== try-umber ==
Design radar, start of the top module:
 module radar(  input clk, input rst, input echo, input [1:0] boton_cambiar_grados, output done, output trigger,
 output [15:0] distance, output PWM, input ultra);
export LEC_CHECK = 0
export ABC_AREA = 1
export CAP_MARGIN = 20
export CELL_PAD_IN_SITES_GLOBAL_PLACEMENT = 0
export CORE_ASPECT_RATIO = 1.78
export CORE_MARGIN = 2
export CORE_UTILIZATION = 72
export CTS_CLUSTER_DIAMETER = 393
export GPL_ROUTABILITY_DRIVEN = 0
export PLACE_DENSITY_LB_ADDON = 0.01
export SLEW_MARGIN = 20
export TNS_END_PERCENT = 25
create_clock -name core_clock -period 20.2 [get_ports {clk}]
run.sh (not shown) runs the stock make flow with config.mk's settings and CLKGATE_MAP_FILE=.
For try-harbor, these inputs were changed with respect to try-umber:
- CTS_CLUSTER_DIAMETER no longer set, was 393
- GPL_ROUTABILITY_DRIVEN no longer set, was 0
- CTS_CLUSTER_SIZE now 15, previously not set
- TNS_END_PERCENT no longer set, was 25
- CELL_PAD_IN_SITES_GLOBAL_PLACEMENT no longer set, was 0
- CORE_ASPECT_RATIO no longer set, was 1.78
- PLACE_DENSITY_LB_ADDON now 0.06, was 0.01
- the clock period (ns, I/O delays scaled along) now 12.0, was 20.2
[summary]
Of try-harbor and try-umber, just one finished clean: try-umber.
There was hardly any difference in adder-cell share of the synthesized area between try-umber and try-harbor.
Per the comparison of try-harbor with try-umber, post-synth design cell area comparable; unique cell type count in the Yosys netlist essentially unchanged.
Comparing try-umber against try-harbor, there is no change at all in part of the Yosys area used for sequential elements.
Net count entering floorplan of try-umber is on par with try-harbor.
Looking at try-harbor and try-umber, the post-synthesis chip area from yosys is a wash.
The die area was comparable across try-harbor and try-umber.
Cell count after synthesis came out exactly the same in try-harbor and try-umber.
Measured against try-harbor, the die extent in x of try-umber comes out at 0.76 times the reference value.
try-umber -> try-harbor: die boundary height decreased by more than 10%
Relative to try-harbor, the following input files were edited for try-garnet:
- CTS_CLUSTER_SIZE now 100, was 15
- CTS_CLUSTER_DIAMETER now 348, previously not set
- TNS_END_PERCENT now 10, previously not set
- PLACE_DENSITY now 0.87, previously not set
- PLACE_DENSITY_LB_ADDON no longer set, was 0.06
- the clock period (ns, I/O delays scaled along) now 13.9, was 12.0
## What came out
- From try-harbor to try-garnet, overall die area did not move at all.
- Number of synthesized register bits: try-garnet vs try-harbor identical
- As far as yosys-reported design area after synthesis goes, try-harbor and try-garnet are indistinguishable; the numbers are identical.
- Post-synthesis share of cell area spent on and, or, nand and nor gates of try-garnet is on par with try-harbor.
- Between try-harbor and try-garnet, the synthesized cell count does not differ in any meaningful way.
- Area after synthesis essentially unchanged between try-harbor and try-garnet.
- The weighted congestion at the end of routability-driven global placement in try-garnet sits about 3% below the value recorded for try-harbor.
- The log for try-harbor ends in detailed placement with error DPL-0033, so the run never completed.
- Seen in the log of try-garnet: DPL-0038 during clock tree synthesis, after which the run never completed.
- Diff try-garnet..try-harbor | post-synthesis net count | unchanged
Relative to try-garnet, the following input files were edited for try-indigo:
- CTS_CLUSTER_SIZE changed from 100 to 15
- PLACE_DENSITY removed (was 0.87)
- PLACE_DENSITY_LB_ADDON newly set to 0.06
- HOLD_SLACK_MARGIN newly set to 0.28
- TNS_END_PERCENT removed (was 10)
- SETUP_SLACK_MARGIN newly set to 0.35
- CTS_CLUSTER_DIAMETER removed (was 348)
- the clock period (ns, I/O delays scaled along) changed from 13.9 to 12.0
--- outcome ---
try-indigo: it failed during detailed placement, and the tool reported DPL-0033.
As far as fraction of synthesis flops using an asynchronous set or reset pin goes, try-indigo and try-garnet are indistinguishable; the numbers are identical.
As far as sequential-to-total area share from yosys stat goes, try-garnet and try-indigo are indistinguishable; the numbers are identical.
Post-synth design cell area: try-garnet vs try-indigo identical
The xor/xnor cell area share of the yosys netlist of try-garnet and that of try-indigo are within noise of each other.
Count of state elements after synthesis: try-indigo vs try-garnet identical
Initial standard-cell utilization of the core came out exactly the same in try-indigo and try-garnet.
Horizontal die size: try-garnet vs try-indigo identical

== JK ==
The RTL this note starts from:
==> flow/design.v <==
`timescale 10ns/1ns
module servo( input clk, input rst, output reg PWM, input [1:0]boton_cambiar_grados );
integer contador;
integer frecuencia;
integer auxContador;
reg C;
always@(posedge clk) begin
if (rst) begin
	PWM<=0;
	contador<=0;
end else begin
PWM<=~boton_cambiar_grados;
	auxContador=auxContador+1;
	if(boton_cambiar_grados==1)
		begin
				contador<= contador +1;                      
				if (contador< 75_000) 
				begin
					PWM <= 1;
				end
				else
				if (contador < 1_900_000)  
				begin
				PWM <= 0;
				end
	end			
	else if(boton_cambiar_grados==2)
		begin
				contador<= contador +1;                      
				if (contador<150_000)  
				begin
					PWM <= 1;
				end
				else
				if (contador < 1_850_000)  
				begin
				PWM <= 0;
				end
	end	
	else if(boton_cambiar_grados==3)
		begin
				contador<= contador +1;                      
				if (contador<240_000)	 
				begin
					PWM <= 1;
				end
				else
				if (contador < 1_800_000)  
				begin
				PWM <= 0;
				end
	end
	if(contador >=2_100_000)  
	begin
		contador <= 0;
	end			
end
end
 endmodule 
module ultrasonido1(input ultra, input clk, input rst, input echo, output reg done, output reg trigger, output reg [15:0] distance);
	parameter divH = 1000; 
	parameter divL = 2000;
	integer countF;
	integer countEcho;
	always @(posedge clk) begin 
		if (rst | ultra) 
		begin 
			countF <= 0;
			trigger <= 0;
		end 
		else 
		begin
			countF <= countF +1;  
			if (countF < divH+1)
				trigger <= 1;
			else
			if (countF < divL+1)
				trigger <= 0;
			else 
				countF <= 0;
		end
	end
	always @(posedge clk) begin
		if (rst) begin
			countEcho <= 0;
			done <= 0;
			distance <= 0;
		end
		else if (echo == 1) begin
			countEcho <= countEcho +1;
			done <= 0;
		end
		else
		begin
			if (echo == 0 & countEcho != 0)	
				distance <= (~countEcho*340)/2000000;
				countEcho <=0;
				done <= 1; 	
		end
	end
endmodule
`timescale 10ns/1ns
 module radar(  input clk, input rst, input echo, input [1:0] boton_cambiar_grados, output done, output trigger,
 output [15:0] distance, output PWM, input ultra);
 servo   servo( .clk (clk), .rst(rst), .PWM(PWM), .boton_cambiar_grados(boton_cambiar_grados));
 ultrasonido1 ultrasonido2( .ultra(ultra), .clk(clk), .rst(rst),  .echo(echo), .done(done), .trigger(trigger),.distance(distance));
 endmodule
Settings: LEC_CHECK=0, ABC_AREA=1, CAP_MARGIN=10, CELL_PAD_IN_SITES_DETAIL_PLACEMENT=2, CELL_PAD_IN_SITES_GLOBAL_PLACEMENT=1, CORE_ASPECT_RATIO=1.34, CORE_MARGIN=2, CORE_UTILIZATION=28, CTS_CLUSTER_DIAMETER=331, CTS_CLUSTER_SIZE=36, GPL_ROUTABILITY_DRIVEN=1, GPL_TIMING_DRIVEN=1, MAX_ROUTING_LAYER=met4, PLACE_DENSITY_LB_ADDON=0.01, SLEW_MARGIN=0, TNS_END_PERCENT=25; clock period 19.0 ns.
JK: no failed stages, no open violations at the end
Input-level comparison between MS and JK:
- SLEW_MARGIN now 20, was 0
- GPL_ROUTABILITY_DRIVEN no longer set, was 1
- CORE_UTILIZATION now 43, was 28
- CTS_CLUSTER_DIAMETER no longer set, was 331
- CORE_ASPECT_RATIO no longer set, was 1.34
- MAX_ROUTING_LAYER no longer set, was met4
- PLACE_DENSITY_LB_ADDON no longer set, was 0.01
- CTS_CLUSTER_SIZE no longer set, was 36
- ABC_AREA no longer set, was 1
- CELL_PAD_IN_SITES_DETAIL_PLACEMENT no longer set, was 2
- CAP_MARGIN now 20, was 10
- TNS_END_PERCENT no longer set, was 25
- GPL_TIMING_DRIVEN no longer set, was 1
- CELL_PAD_IN_SITES_GLOBAL_PLACEMENT no longer set, was 1
- the clock period (ns, I/O delays scaled along) now 23.5, was 19.0
Notes after the runs:
- MS vs JK: met2 layer usage reported by global route down
- Number of nets at floorplan: MS vs JK down 26%
- The higher detailed route wirelength on metal2 came out of JK.
- Against JK, MS reports a synthesized cell count that is lower.
- Relative to JK, the first-iteration DRC count measured on MS has increased by more than 100%.
- [MS] wire length reported by the detailed router fell 27% relative to JK
Input changes introduced in AL (baseline for comparison: MS):
- CORE_UTILIZATION: 43 -> 17
- the clock period (ns, I/O delays scaled along): 23.5 -> 32.8
Notes after the runs:
Comparing AL and MS, the higher portion of the clock cycle consumed by the worst path in the final layout is on MS.
Going from MS to AL, the total wire length was found to have gone down by 5.4%.
## Diff of input files: TR against AL
- an added ABC_AREA of 1
- an added CTS_CLUSTER_SIZE of 72
- an added PLACE_DENSITY_LB_ADDON of 0.06
- a change of CAP_MARGIN from 20 to 40
- a change of CORE_UTILIZATION from 17 to 72
- a change of the clock period (ns, I/O delays scaled along) from 32.8 to 12.0
==> results <==
The final reports for TR and AL show die height lower in the former. Min summed standard-cell area reported by yosys across AL and TR: AL. In TR the area fraction in xor and xnor cells turned out 7.7 points lower than in AL. Post-synthesis sequential area ratio was lower in TR than in AL. Floorplan check, TR vs AL: die outline smaller in TR. TR did not make it past 3_5_place_dp, where a tool error ended it. | proportion of synthesized area in mux cells | TR vs AL | 1.7 points lower |. Going from AL to TR, floorplan core area shrank by more than half. TR against AL: share of synthesized cell area in and-or and or-and compound cells went down by 24 points, gate count after technology mapping went up by about 37%.
